== quartz ==
Design testpc, start of the top module:
module testpc(
	clock,   
	reset,   
	pc,   
	instruction,   
	mem_data,   
	mem_addr,   
	mem_wdata,   
	mwrite_enable,
	mread_enable,
	regwrite_enable,   
	write_addr,   
	reg_write_data   
	);
	input clock, reset;
	input [15:0] instruction, mem_data;
	output [15:0] pc, mem_addr, mem_wdata;
	output [15:0] reg_write_data;
	output mwrite_enable, mread_enable, regwrite_enable;
	output [2:0] write_addr;
	reg [15:0] pc, read_data1, read_data2, ext_imm_data, alu_result;
	reg [15:0] reg_write_data;
	reg [15:0] jump_addr, branch_addr;
	reg [15:0] mwrite_addr, mread_addr;
	reg [6:0] imm_data;
	reg [2:0] read_addr1, read_addr2, write_addr;
	reg [1:0] result_sel;
	reg regwrite_enable, func_sel, imm_sel, mwrite_enable;
	reg mread_enable, memtoreg_sel, jump_enable, branch_enable;
	reg [15:0] reg_table[0:7];
	reg [15:0] c, temp;
	reg c1, c2, s1;
	wire [15:0] b1;
	wire [15:0] and_result, not_result;
	assign mem_addr = alu_result;
	assign mem_wdata = read_data2;
	always@(posedge clock or negedge reset)
	begin
		if(reset == 1'b0)
			pc <= 16'b0000000000000000;
		else if(branch_enable == 1'b1)
		begin
			if(alu_result == 0)
				pc <= pc + branch_addr;
			else
				pc <= pc + 16'b0000000000000001;
		end
		else if(jump_enable == 1'b1)
			pc <= 16'b0000000000000000 + jump_addr;
		else
			pc <= pc + 16'b0000000000000001;
	end
	always@(instruction)
	begin
		begin
			if(instruction[15:13] == 3'b001 && instruction[3:0] <= 4'b0010)   
			begin
				if(instruction[3:0] == 4'b0000)   
				begin
					read_addr1 = instruction[12:10]; 
					read_addr2 = instruction[9:7];  
					write_addr = instruction[6:4];  
					imm_data = 7'b0000000;
					mwrite_addr = 16'b0000000000000000;
					mread_addr = 16'b0000000000000000;
					jump_addr = 16'b0000000000000000;
					branch_addr = 16'b0000000000000000;
					regwrite_enable = 1'b1;
					func_sel = 1'b0;
					result_sel = 2'b00;
  ...
Size: ~140 flip-flops.
Settings: LEC_CHECK=0, ABC_AREA=1, CAP_MARGIN=20, CELL_PAD_IN_SITES_GLOBAL_PLACEMENT=2, CORE_ASPECT_RATIO=1.71, CORE_MARGIN=2, CORE_UTILIZATION=58, CTS_CLUSTER_DIAMETER=285, GPL_ROUTABILITY_DRIVEN=0, GPL_TIMING_DRIVEN=1, PLACE_DENSITY=0.9, SETUP_SLACK_MARGIN=-0.31, SLEW_MARGIN=20; clock period 17.0 ns.
run.sh (not shown) runs the stock make flow with config.mk's settings and CLKGATE_MAP_FILE=.
quartz did not finish; a tool error ended it in global placement without I/O (3_1_place_gp_skip_io).
### quartz -> yarrow
- GPL_TIMING_DRIVEN removed (was 1)
- CELL_PAD_IN_SITES_GLOBAL_PLACEMENT removed (was 2)
- CTS_CLUSTER_SIZE newly set to 39
- CORE_UTILIZATION changed from 58 to 68
- ABC_AREA removed (was 1)
- GPL_ROUTABILITY_DRIVEN removed (was 0)
- CTS_CLUSTER_DIAMETER removed (was 285)
- SETUP_SLACK_MARGIN removed (was -0.31)
- PLACE_DENSITY removed (was 0.9)
- CORE_ASPECT_RATIO removed (was 1.71)
- the clock period (ns, I/O delays scaled along) changed from 17.0 to 12.2
==> results <==
- Lower post-synthesis share of cell area spent on and-or and or-and gates goes to quartz over yarrow.
- yarrow vs quartz — Yosys chip area dropped 440 um^2.
- Relative to quartz, share of synthesized cell area in and, or, nand and nor gates has decreased by 17 points in yarrow.
- Relative to quartz, share of the core filled by cells before placement has increased by 11 points in yarrow.
- yarrow: chip height 56 um below quartz
- Looking at area after synthesis, yarrow sits 440 um^2 below quartz.
- From quartz to yarrow the numbers moved as follows: width of the die now larger, average footprint of a synthesized cell now larger, number of different library cells in the post-synthesis netlist now larger, synthesized cell count now smaller.
- Finished, but not clean: yarrow, with negative setup slack.
- quartz: GPL-0301 in global placement without I/O (3_1_place_gp_skip_io) -> run aborted
diff inputs: yarrow => indigo
- an added CTS_CLUSTER_DIAMETER of 28
- a change of CTS_CLUSTER_SIZE from 39 to 33
- an added SETUP_SLACK_MARGIN of 2.19
- a change of the clock period (ns, I/O delays scaled along) from 12.2 to 11.0
### Flow results
What ended indigo was a tool error in global routing (5_1_grt); the run never finished. In indigo the post-place instance area turned out 200 um^2 higher than in yarrow. Worst-case setup slack after placement is higher on yarrow. Going from yarrow to indigo, the weighted congestion reported at the end of routability-driven placement was found to have gone down by about 2.2%. Reported for yarrow and indigo, die area turned out identical to the last digit. Diff indigo..yarrow | maximum count of clock buffers along a single path | unchanged. indigo vs yarrow on buffer count from post-CTS setup fixing: indigo is the higher one.
#### Input delta (ember over indigo)
- setting HOLD_SLACK_MARGIN to 0.3 for the first time
- changing CTS_CLUSTER_SIZE from 33 to 32
- removing CTS_CLUSTER_DIAMETER (formerly 28)
- changing SETUP_SLACK_MARGIN from 2.19 to -0.66
Findings:
Against indigo, ember comes in 0.31% lower on placement-stage cell area.
Among indigo and ember, the run that stopped before the end is indigo, and it is the only one.
To summarise ember: no stage aborted, but the layout did not pass its checks, failing on negative setup slack.
Reported for ember and indigo, number of buffers added on ports turned out identical to the last digit.
Any difference in net count of the mapped netlist between indigo and ember is small enough to ignore.
Chip area came out exactly the same in ember and indigo.
Worst slack at placement (lower): ember
HPWL after detailed placement on ember is up relative to indigo.
Area share of xor/xnor cells in the synthesized design: indigo vs ember identical
Inputs modified between ember and nickel:
- an added ABC_AREA of 1
- a deleted SETUP_SLACK_MARGIN that had been -0.66
- a change of HOLD_SLACK_MARGIN from 0.3 to 0.27
- a change of CTS_CLUSTER_SIZE from 32 to 39
- a change of the clock period (ns, I/O delays scaled along) from 11.0 to 8.77
Results
Going from ember to nickel, the cell count after placement was found to have gone up by 477. ember reports its largest combinational cell category by area as AND-OR/OR-AND gates while nickel reports simple AND/OR/NAND/NOR gates. Chip area from the yosys synthesis statistics: nickel higher than ember. Complete run, failing final checks: ember, reason negative setup slack. For nickel, the flow was terminated by a tool error in global routing (5_1_grt) and produced no final design. Number of standard-cell rows in the floorplan (nickel vs. ember) increases by a few percent. Cmp nickel vs ember: setup fix buffers added after clock tree synthesis higher in nickel. As far as proportion of synthesized flip-flops having asynchronous set or reset goes, ember and nickel are indistinguishable; the numbers are identical. When the final numbers for ember and nickel were put side by side, the fraction of synthesized area in multiplexers turned out to be greater in ember. Diff ember -> nickel | cell total in the yosys stat output | increase of 406.
[inputs] onyx vs nickel
- a deleted CTS_CLUSTER_SIZE that had been 39
- a deleted HOLD_SLACK_MARGIN that had been 0.27
- a change of CORE_UTILIZATION from 68 to 40
- a deleted ABC_AREA that had been 1
- a change of the clock period (ns, I/O delays scaled along) from 8.77 to 16.0
## What came out
- Changes observed in onyx relative to nickel: core area rose about 60%, die span in x picked up an extra about 27%, die area shows an increase of about 60%.
- Routability congestion estimate from global placement (onyx / nickel): 0.79
- Basic-gate share of the synthesized area counting and, or, nand and nor cells for onyx is lower than for nickel.
- Summary of nickel and onyx: one run falls short of a clean finish, namely nickel.
- nickel did not finish: a tool error stopped it during global routing (5_1_grt).
- onyx against nickel: number of placed cells counting well taps moved down, synthesized netlist net count decreased by 406 relative to the old numbers.
- Summary of onyx over nickel: cts-stage hold buffer count saw little to no change; starting density of the core saw a decrease.
